v31:
==> flow/design.v (excerpt) <==
module connect_four(
    input clock,
    input reset,                        
    input rbtn, lbtn, mbtn, bbtn,
    output logic [7:0] row, greenColumn, blueColumn  
    );
Size in the first run: ~1400 cells after synthesis, roughly 250 flip-flops, roughly 30 I/O pins, ~0.012 mm^2 of cells after synthesis.
Settings: LEC_CHECK=0, CAP_MARGIN=20, CELL_PAD_IN_SITES_DETAIL_PLACEMENT=0, CELL_PAD_IN_SITES_GLOBAL_PLACEMENT=0, CORE_ASPECT_RATIO=0.55, CORE_MARGIN=2, CORE_UTILIZATION=66, GPL_TIMING_DRIVEN=1, PLACE_DENSITY_LB_ADDON=0.08, SETUP_SLACK_MARGIN=-0.29, SLEW_MARGIN=20, TNS_END_PERCENT=40; clock period 4.22 ns.
run.sh (not shown) runs the stock make flow with config.mk's settings and CLKGATE_MAP_FILE=.
The inputs of v46 differ from those of v31 as listed below.
diff --git a/flow/config.mk b/flow/config.mk
--- a/flow/config.mk
+++ b/flow/config.mk
@@ -11,8 +11,11 @@
 export CORE_ASPECT_RATIO = 0.55
 export CORE_MARGIN = 2
-export CORE_UTILIZATION = 66
+export CORE_UTILIZATION = 70
+export CTS_CLUSTER_DIAMETER = 42
+export CTS_CLUSTER_SIZE = 35
 export GPL_TIMING_DRIVEN = 1
+export HOLD_SLACK_MARGIN = 0.3
 export PLACE_DENSITY_LB_ADDON = 0.08
-export SETUP_SLACK_MARGIN = -0.29
+export SETUP_SLACK_MARGIN = 1.34
 export SLEW_MARGIN = 20
 export TNS_END_PERCENT = 40
==> flow/constraint.sdc <==
create_clock -name core_clock -period 4.98 [get_ports {clock}]
set_input_delay 0.9960 -clock core_clock [delete_from_list [all_inputs] [get_ports {clock}]]
set_output_delay 0.9960 -clock core_clock [all_outputs]
set_load 0.01 [all_outputs]
Findings:
v31 went all the way through the flow, and no timing, DRC or antenna check failed.
Per the final summary, v46 finished and its layout is clean on timing, DRC and antenna.
Between v31 and v46, the flow reports total of fill cells in the finished design decreasing by a little under 10%.
Between v46 and v31, the critical path depth is lower for v46.
Comparing v46 and v31, the lower part of the total power dissipated in the clock network was measured on v46.
Looking at fraction of the core area occupied by cells at floorplan, v46 sits 4.1 points above v31.
## Diff of input files: v27 against v46
diff --git a/flow/config.mk b/flow/config.mk
--- a/flow/config.mk
+++ b/flow/config.mk
@@ -11,11 +11,10 @@
 export CORE_ASPECT_RATIO = 0.55
 export CORE_MARGIN = 2
-export CORE_UTILIZATION = 70
-export CTS_CLUSTER_DIAMETER = 42
-export CTS_CLUSTER_SIZE = 35
+export CORE_UTILIZATION = 72
+export CTS_CLUSTER_DIAMETER = 208
+export CTS_CLUSTER_SIZE = 13
 export GPL_TIMING_DRIVEN = 1
-export HOLD_SLACK_MARGIN = 0.3
 export PLACE_DENSITY_LB_ADDON = 0.08
-export SETUP_SLACK_MARGIN = 1.34
+export SETUP_SLACK_MARGIN = 0.86
 export SLEW_MARGIN = 20
 export TNS_END_PERCENT = 40
==> flow/constraint.sdc <==
create_clock -name core_clock -period 3.03 [get_ports {clock}]
set_input_delay 0.6060 -clock core_clock [delete_from_list [all_inputs] [get_ports {clock}]]
set_output_delay 0.6060 -clock core_clock [all_outputs]
set_load 0.01 [all_outputs]
### Flow results
v27 got as far as 5_1_grt, where a tool error ended the run. As far as chip area line of the yosys report is concerned, v27 and v46 perform about the same. Count of flip-flops with a built-in enable after synthesis: v46 vs v27 — no meaningful difference. Compared with v46, v27 shows a standard cell core area that is about 1.3% lower. Comparing v46 against v27, there is no change at all in post-cts hold-fix buffer tally.
[inputs] v57 vs v27
diff --git a/flow/config.mk b/flow/config.mk
--- a/flow/config.mk
+++ b/flow/config.mk
@@ -10,11 +10,9 @@
 export CELL_PAD_IN_SITES_GLOBAL_PLACEMENT = 0
 export CORE_ASPECT_RATIO = 0.55
-export CORE_MARGIN = 2
+export CORE_MARGIN = 3
 export CORE_UTILIZATION = 72
-export CTS_CLUSTER_DIAMETER = 208
-export CTS_CLUSTER_SIZE = 13
+export CTS_CLUSTER_DIAMETER = 90
 export GPL_TIMING_DRIVEN = 1
 export PLACE_DENSITY_LB_ADDON = 0.08
-export SETUP_SLACK_MARGIN = 0.86
 export SLEW_MARGIN = 20
 export TNS_END_PERCENT = 40
==> flow/constraint.sdc <==
create_clock -name core_clock -period 2.85 [get_ports {clock}]
set_input_delay 0.5700 -clock core_clock [delete_from_list [all_inputs] [get_ports {clock}]]
set_output_delay 0.5700 -clock core_clock [all_outputs]
set_load 0.01 [all_outputs]
[summary]
v57 had finished all stages when the layout checks came back failing, citing setup timing.
v57 -> v27: number of library cell types mapped by synthesis delta 0, exact match
Synthesized-area fraction occupied by xor and xnor cells came out exactly the same in v57 and v27.
Against v27, v57 reports a core utilization at floorplan that is higher.
Summary of v57 over v27: routability-driven placement congestion ratio moved up, cell total after placement higher.
From v27 to v57 the numbers moved as follows: die size moved up; share of the yosys chip area belonging to registers now sits at about the same level; detailed placement HPWL increased by 8.0% relative to the old numbers; buffer levels on the longest clock path barely changed.
Setup changes, v57 to v56
==> flow/config.mk <==
export PLATFORM = sky130hd
export DESIGN_NAME = connect_four
export DESIGN_NICKNAME = connect_four
export VERILOG_FILES = /design/flow/design.v
export SDC_FILE = /design/flow/constraint.sdc
export NUM_CORES = 4
export LEC_CHECK = 0
export CAP_MARGIN = 20
export CORE_MARGIN = 2
export CORE_UTILIZATION = 57
export PLACE_DENSITY = 0.6
export SLEW_MARGIN = 20
==> flow/constraint.sdc <==
create_clock -name core_clock -period 5.97 [get_ports {clock}]
set_input_delay 1.1940 -clock core_clock [delete_from_list [all_inputs] [get_ports {clock}]]
set_output_delay 1.1940 -clock core_clock [all_outputs]
set_load 0.01 [all_outputs]
v56 against v57: total area of multi-input combinational cells shows a reduction of 5.8%, worst-case hold slack comparable, fraction of synthesized cell area in xor and xnor cells now sits at about the same level. Among v57 and v56, a clean, completed layout was produced by v56 alone. | v57 | all stages done | FAIL | setup timing |. v56 vs v57: number of global-route vias before repair down by more than 10%. Looking only at combined buffer and inverter count along the critical path, and setting everything else aside, the higher value of v57 and v56 goes to v57. Sort v57 and v56 by number of clock buffers in the layout, ascending, and v57 comes first. Yosys stat chip area came out exactly the same in v57 and v56. Final setup skew (lower): v56.
Setup changes, v56 to v13
diff --git a/flow/config.mk b/flow/config.mk
--- a/flow/config.mk
+++ b/flow/config.mk
@@ -6,7 +6,8 @@
 export NUM_CORES = 4
 export LEC_CHECK = 0
+export ABC_AREA = 1
 export CAP_MARGIN = 20
 export CORE_MARGIN = 2
-export CORE_UTILIZATION = 57
-export PLACE_DENSITY = 0.6
+export CORE_UTILIZATION = 72
+export SETUP_SLACK_MARGIN = 0.1
 export SLEW_MARGIN = 20
==> flow/constraint.sdc <==
create_clock -name core_clock -period 2.96 [get_ports {clock}]
set_input_delay 0.5920 -clock core_clock [delete_from_list [all_inputs] [get_ports {clock}]]
set_output_delay 0.5920 -clock core_clock [all_outputs]
set_load 0.01 [all_outputs]
v13 ended with every stage complete and zero timing, DRC or antenna violations.
[v13] part of the power in combinational logic rose 1.6 points relative to v56
Compared with v56, v13 degrades total design power.
Across both runs, critical path's largest stage delay was lower for v13 than for v56.
The overall chip area in v13 sits about 13% below the value recorded for v56.
Going from v56 to v13, share of cell area taken by flip-flops and latches went down; area of the core region saw a decrease; clock network power share saw a decrease.

---

## run 1
The RTL this note starts from:
==> flow/design.v <==
`timescale 1ns / 1ps
module debounce_one_shot(
    input CLK,
    input EN,
    input RST,
    input BTN,
    output logic DB_BTN
    );
    localparam logic [7:0] c_LOW_GOING_HIGH_CLOCKS = 8'h19;  
    localparam logic [7:0] c_HIGH_GOING_LOW_CLOCKS = 8'h33;  
    localparam logic [7:0] c_ONE_SHOT_CLOCKS       = 8'h01;  
    typedef enum { ST_init, ST_BTN_low, ST_BTN_low_to_high, ST_BTN_high, ST_BTN_high_to_low, ST_one_shot} STATES;
    STATES NS, PS;
    logic [7:0] s_db_count;
    logic s_count_rst, s_count_inc;
    always_ff @(posedge CLK) begin
        if (RST == 1'b1)
            s_db_count <= 8'h00;
        else if (EN == 1'b1) begin
            if (s_count_rst == 1'b1)
                s_db_count <= 8'h00;
            else if (s_count_inc == 1'b1)
                s_db_count <= s_db_count + 1;
        end
    end
    always_ff @(posedge CLK) begin
       if (RST == 1'b1)
           PS <= ST_init;
       else if (EN == 1'b1)
           PS <= NS; 
    end
    always_comb begin
        NS = ST_init;
        DB_BTN = 1'b0;
        s_count_rst = 1'b0;
        s_count_inc = 1'b0;
        case (PS)
            ST_init: begin           
                NS = ST_BTN_low;
                DB_BTN = 1'b0;
                s_count_rst = 1'b1;
            end
            ST_BTN_low: begin    
                if (BTN == 1'b1) begin        
                    NS = ST_BTN_low_to_high;  
                    s_count_inc = 1'b1;        
                end
                else begin
                    NS = ST_BTN_low;         
                    s_count_rst = 1'b1;
                end
            end
            ST_BTN_low_to_high: begin    
                if (BTN == 1'b1) begin   
                    if (s_db_count == c_LOW_GOING_HIGH_CLOCKS) begin 
                        NS = ST_BTN_high;
                        s_count_rst = 1'b1;
                    end
                    else begin           
                        NS = ST_BTN_low_to_high;
                        s_count_inc = 1'b1;
                    end
                end
                else begin               
                    NS = ST_BTN_low;
                    s_count_rst = 1'b1;
                end
            end
            ST_BTN_high: begin           
                if (BTN == 1'b1) begin 
                    NS = ST_BTN_high;
                    s_count_rst = 1'b1;
                end
                else begin               
                    NS = ST_BTN_high_to_low;
                    s_count_inc = 1'b1;
                end
            end
            ST_BTN_high_to_low: begin
                if (BTN == 1'b0) begin   
                    if (s_db_count == c_HIGH_GOING_LOW_CLOCKS) begin 
                        NS = ST_one_shot;
                        s_count_rst = 1'b1;
                    end
                    else begin           
                        NS = ST_BTN_high_to_low;
                        s_count_inc = 1'b1;
                    end
                end
                else begin               
                    NS = ST_BTN_high;
                    s_count_rst = 1'b1;
                end 
            end
            ST_one_shot: begin   
                if (s_db_count == c_ONE_SHOT_CLOCKS) begin  
                    NS = ST_init;
                    s_count_rst = 1'b1;
                    DB_BTN = 1'b0;
                end
                else begin               
                    NS = ST_one_shot;
                    s_count_inc = 1'b1;
                    DB_BTN = 1'b1;
                end
            end
            default: begin               
                NS = ST_init;
                s_count_rst = 1'b1;
                s_count_inc = 1'b0;
                DB_BTN = 1'b0;
            end
        endcase
    end
endmodule
`timescale 1ns / 1ps
module position_mover(   
    input RBTN,  
    input LBTN,  
    input clock,
    input en,
    input reset,
    input rst,
    output [2:0] columnPosition
    );
    logic [2:0] position;
    always_ff @(posedge clock) begin
        if (reset)
            position <= 3'b011;
        else if (!en)
            position <= position;
        else if (rst)
            position <= 3'b011;
        else begin
            if(RBTN && !LBTN && position < 6)        
                position <= position + 1;
            else if (LBTN && !RBTN && position > 0)  
                position <= position - 1;
        end
    end   
    assign columnPosition = position;  
endmodule
`timescale 1ns / 1ps
module game_state(
    input clock,
    input en,                                
    input reset,                             
    input rst,                               
    input select,                            
    input [2:0] columnPosition,
    output logic [7:0][7:0] green_grid,        
    output logic [7:0][7:0] blue_grid        
    );
    reg turn;     
    always_ff @ (posedge clock) begin 
        if (reset)
            turn <= 0;
        else if (!en)
            turn <= turn;
        else if (rst)                                 
            turn <= 0;
        else begin
            if (select)                          
                turn <= ~turn;
        end
    end
    reg [7:0] topRow;
    always_comb begin
        case (columnPosition)
            3'b000: topRow = 8'b01111111;                
            3'b001: topRow = 8'b10111111;                
            3'b010: topRow = 8'b11011111;
            3'b011: topRow = 8'b11101111;
            3'b100: topRow = 8'b11110111;
            3'b101: topRow = 8'b11111011;
            3'b110: topRow = 8'b11111101;
            default: topRow = 8'b11111111;
        endcase;
    end
    reg [6:0][2:0] columnCount;                  
    always_ff @ (posedge clock) begin
        if (reset) begin
            for(int i = 0; i < 7; i ++) begin 
                columnCount[i] <= 3'b000; 
            end
        end
        else if (!en) begin
        end
        else if (rst) begin                                 
            for(int i = 0; i < 7; i ++) begin 
                columnCount[i] <= 3'b000; 
            end
        end    
        else begin
            if(select && columnCount[columnPosition] < 5)   
                columnCount[columnPosition] <= columnCount[columnPosition] + 1;
        end
    end
    always_ff @ (posedge clock) begin
      if (reset) begin
        for(int i = 0; i < 8; i++) begin
            green_grid[i] <= 8'b11111111;
            blue_grid[i] <= 8'b11111111;
        end
      end
      else if (en) begin
        case (turn)
            (1'b0): begin 
                    green_grid[0] <= topRow;
                    blue_grid[0] <= 8'b11111111;
             end
            (1'b1): begin
                blue_grid[0] <= topRow;
                green_grid[0] <= 8'b11111111;
             end
        endcase
        if (rst) begin                           
            for(int i = 1; i < 8; i++) begin
                green_grid[i] <= 8'b11111111;
                blue_grid[i] <= 8'b11111111;
            end
        end 
        else begin
            if (select) begin                    
                case (turn)
                    (1'b0):  green_grid[7 - columnCount[columnPosition]][7 - columnPosition] <= 1'b0; 
                    (1'b1): blue_grid[7 - columnCount[columnPosition]][7 - columnPosition] <= 1'b0;
                endcase
            end
        end
      end
    end
endmodule
`timescale 1ns / 1ps
module matrix_driver(
    input clock,  
    input en,
    input reset,
    input [7:0][7:0] green_grid, blue_grid,        
    output logic [7:0] green_driver, blue_driver, row_driver    
    );
    logic [2:0] count;                           
    always_ff @ (posedge clock) begin
        if (reset)
            count <= 3'b000;
        else if (en)
            count <= count + 3'b001;
    end
    always @ (*)  begin                           
        case (count)                             
            3'b000: row_driver = 8'b00000001;        
            3'b001: row_driver = 8'b00000010;       
            3'b010: row_driver = 8'b00000100;
            3'b011: row_driver = 8'b00001000;
            3'b100: row_driver = 8'b00010000;
            3'b101: row_driver = 8'b00100000;
            3'b110: row_driver = 8'b01000000;
            3'b111: row_driver = 8'b10000000;
            default: row_driver = 8'b00000000;
        endcase
    end
    assign green_driver = green_grid[count];         
    assign blue_driver = blue_grid[count];
endmodule
`timescale 1ns / 1ps
module connect_four(
    input clock,
    input reset,                        
    input rbtn, lbtn, mbtn, bbtn,
    output logic [7:0] row, greenColumn, blueColumn  
    );
    logic inter_clock, db_mbtn, db_bbtn, db_lbtn, db_rbtn;
    logic [7:0][7:0] blue_gridTest, green_gridTest;
    logic [2:0] position;
    logic [7:0] topRow;
    clk_div MYCLOCK (
        .clk(clock),
        .reset(reset),
        .sclk(inter_clock)
    );   
    debounce_one_shot debouncer1 (
        .CLK(clock),
        .EN(inter_clock),
        .RST(reset),
        .BTN(mbtn),
        .DB_BTN(db_mbtn)
    );
    debounce_one_shot debouncer2 (
        .CLK(clock),
        .EN(inter_clock),
        .RST(reset),
        .BTN(bbtn),
        .DB_BTN(db_bbtn)
    );
    debounce_one_shot debouncer3 (   
        .CLK(clock),
        .EN(inter_clock),
        .RST(reset),
        .BTN(rbtn),
        .DB_BTN(db_rbtn)
    );
    debounce_one_shot debouncer4 (   
        .CLK(clock),
        .EN(inter_clock),
        .RST(reset),
        .BTN(lbtn),
        .DB_BTN(db_lbtn)
    );
    position_mover mover(
        .RBTN(db_rbtn),
        .LBTN(db_lbtn),
        .rst(db_bbtn),
        .clock(clock),
        .en(inter_clock),
        .reset(reset),
        .columnPosition(position)
    );
    game_state game(
        .clock(clock),
        .en(inter_clock),
        .reset(reset),
        .rst(db_bbtn),
        .select(db_mbtn),
        .columnPosition(position),
        .green_grid(green_gridTest),
        .blue_grid(blue_gridTest)
    );
    matrix_driver driver (
        .clock(clock),
        .en(inter_clock),
        .reset(reset),
        .blue_grid(blue_gridTest),
        .green_grid(green_gridTest),
        .green_driver(greenColumn),
        .blue_driver(blueColumn),
        .row_driver(row)
    );
endmodule
module clk_div (
    input clk,
    input reset,
    output sclk
    );
  localparam integer MAX_COUNT = 60; 
  integer div_cnt;
  reg tmp_clk; 
   always @ (posedge clk)              
   begin
         if (reset)
         begin
            tmp_clk <= 0;
            div_cnt <= 0;
         end else if (div_cnt == MAX_COUNT) 
         begin
            tmp_clk <= ~tmp_clk; 
            div_cnt <= 0;
         end else
            div_cnt <= div_cnt + 1;  
   end 
   assign sclk = (div_cnt == MAX_COUNT) && !tmp_clk; 
endmodule
make LEC_CHECK=0 CAP_MARGIN=20 CELL_PAD_IN_SITES_DETAIL_PLACEMENT=0 CELL_PAD_IN_SITES_GLOBAL_PLACEMENT=0 CORE_ASPECT_RATIO=0.55 CORE_MARGIN=2 CORE_UTILIZATION=70 CTS_CLUSTER_DIAMETER=31 CTS_CLUSTER_SIZE=32 GPL_TIMING_DRIVEN=1 PLACE_DENSITY_LB_ADDON=0.08 SETUP_SLACK_MARGIN=-0.29 SLEW_MARGIN=20 TNS_END_PERCENT=40 finish   # period 4.22 ns
Nothing crashed in run 1 and all stages finished; the problem is that the final layout failed, the offending checks being negative setup slack.
> inputs changed (run 1 -> run 2)
Settings: CORE_ASPECT_RATIO no longer set, was 0.55; CELL_PAD_IN_SITES_DETAIL_PLACEMENT no longer set, was 0; SETUP_SLACK_MARGIN no longer set, was -0.29; PLACE_DENSITY_LB_ADDON no longer set, was 0.08; CTS_CLUSTER_SIZE no longer set, was 32; CELL_PAD_IN_SITES_GLOBAL_PLACEMENT no longer set, was 0; PLACE_DENSITY now 0.6, previously not set; TNS_END_PERCENT no longer set, was 40; CTS_CLUSTER_DIAMETER no longer set, was 31; CORE_UTILIZATION now 56, was 70; GPL_TIMING_DRIVEN no longer set, was 1; the clock period (ns, I/O delays scaled along) now 4.94, was 4.22.
==> results <==
Remaining global-route overflow: run 2 vs run 1 identical
Summary of the comparison: clock latency at the later pin of the worst-skew pair is higher in run 2, relative to run 1.
In the reports for run 2 and run 1, the smaller delay of the slowest cell on the worst path belongs to run 2.
Run 2 has maximum number of pins on one net before global-route repair above what run 1 had.
Looking at arrival time at the worst endpoint across run 2 and run 1, the one that comes out higher is run 2.
Relative to run 1, required time at the endpoint of the critical path increased by 0.74 ns in run 2.
Worst hold slack across all endpoints: run 2 better than run 1
Final core area utilization: lower on run 2
Summary across run 2 and run 1: the single failing run is run 1.
The lower total global-route track usage came out of run 2.
Relative to run 2, the following input files were edited for run 3:
Settings: CORE_UTILIZATION: 56 -> 65; ABC_AREA: unset -> 1; the clock period (ns, I/O delays scaled along): 4.94 -> 3.25.
## What came out
- Run 3: no failed stages, no open violations at the end
- [diff] cell area after layout, run 3 relative to run 2: regression
- From run 2 to run 3 the numbers moved as follows: post-synthesis average cell area -23%, instance count of the mapped netlist +about 43%.
- Diff run 2 -> run 3: chip area from the yosys synthesis statistics increased 9.6%, weighted congestion reported at the end of routability-driven placement grew by 5.7%, clock skew barely changed, wire length +19%.
Changes in run 4 relative to run 3:
Settings: CORE_UTILIZATION now 62, was 65; the clock period (ns, I/O delays scaled along) now 10.3, was 3.25.
--- outcome ---
Re initial core utilization: run 3 and run 4 aren't equal, and the higher value belongs to run 3.
Re combinational cell fraction of total power: run 4 is 0.4 points down on run 3.
The die size of run 4 was inferior to that of run 3.
Reported for run 3 and run 4, remaining design rule violation count turned out identical to the last digit.
Run 4 ended with less met2 track demand over resource in global routing than run 3.
Per the comparison of run 4 with run 3, number of clock buffers in the layout increased 4, area occupied by multi-input gates essentially unchanged.
Of run 3 and run 4, run 4 shows the higher setup slack, with run 3 below it.
Power and IR drop assume default switching activity.
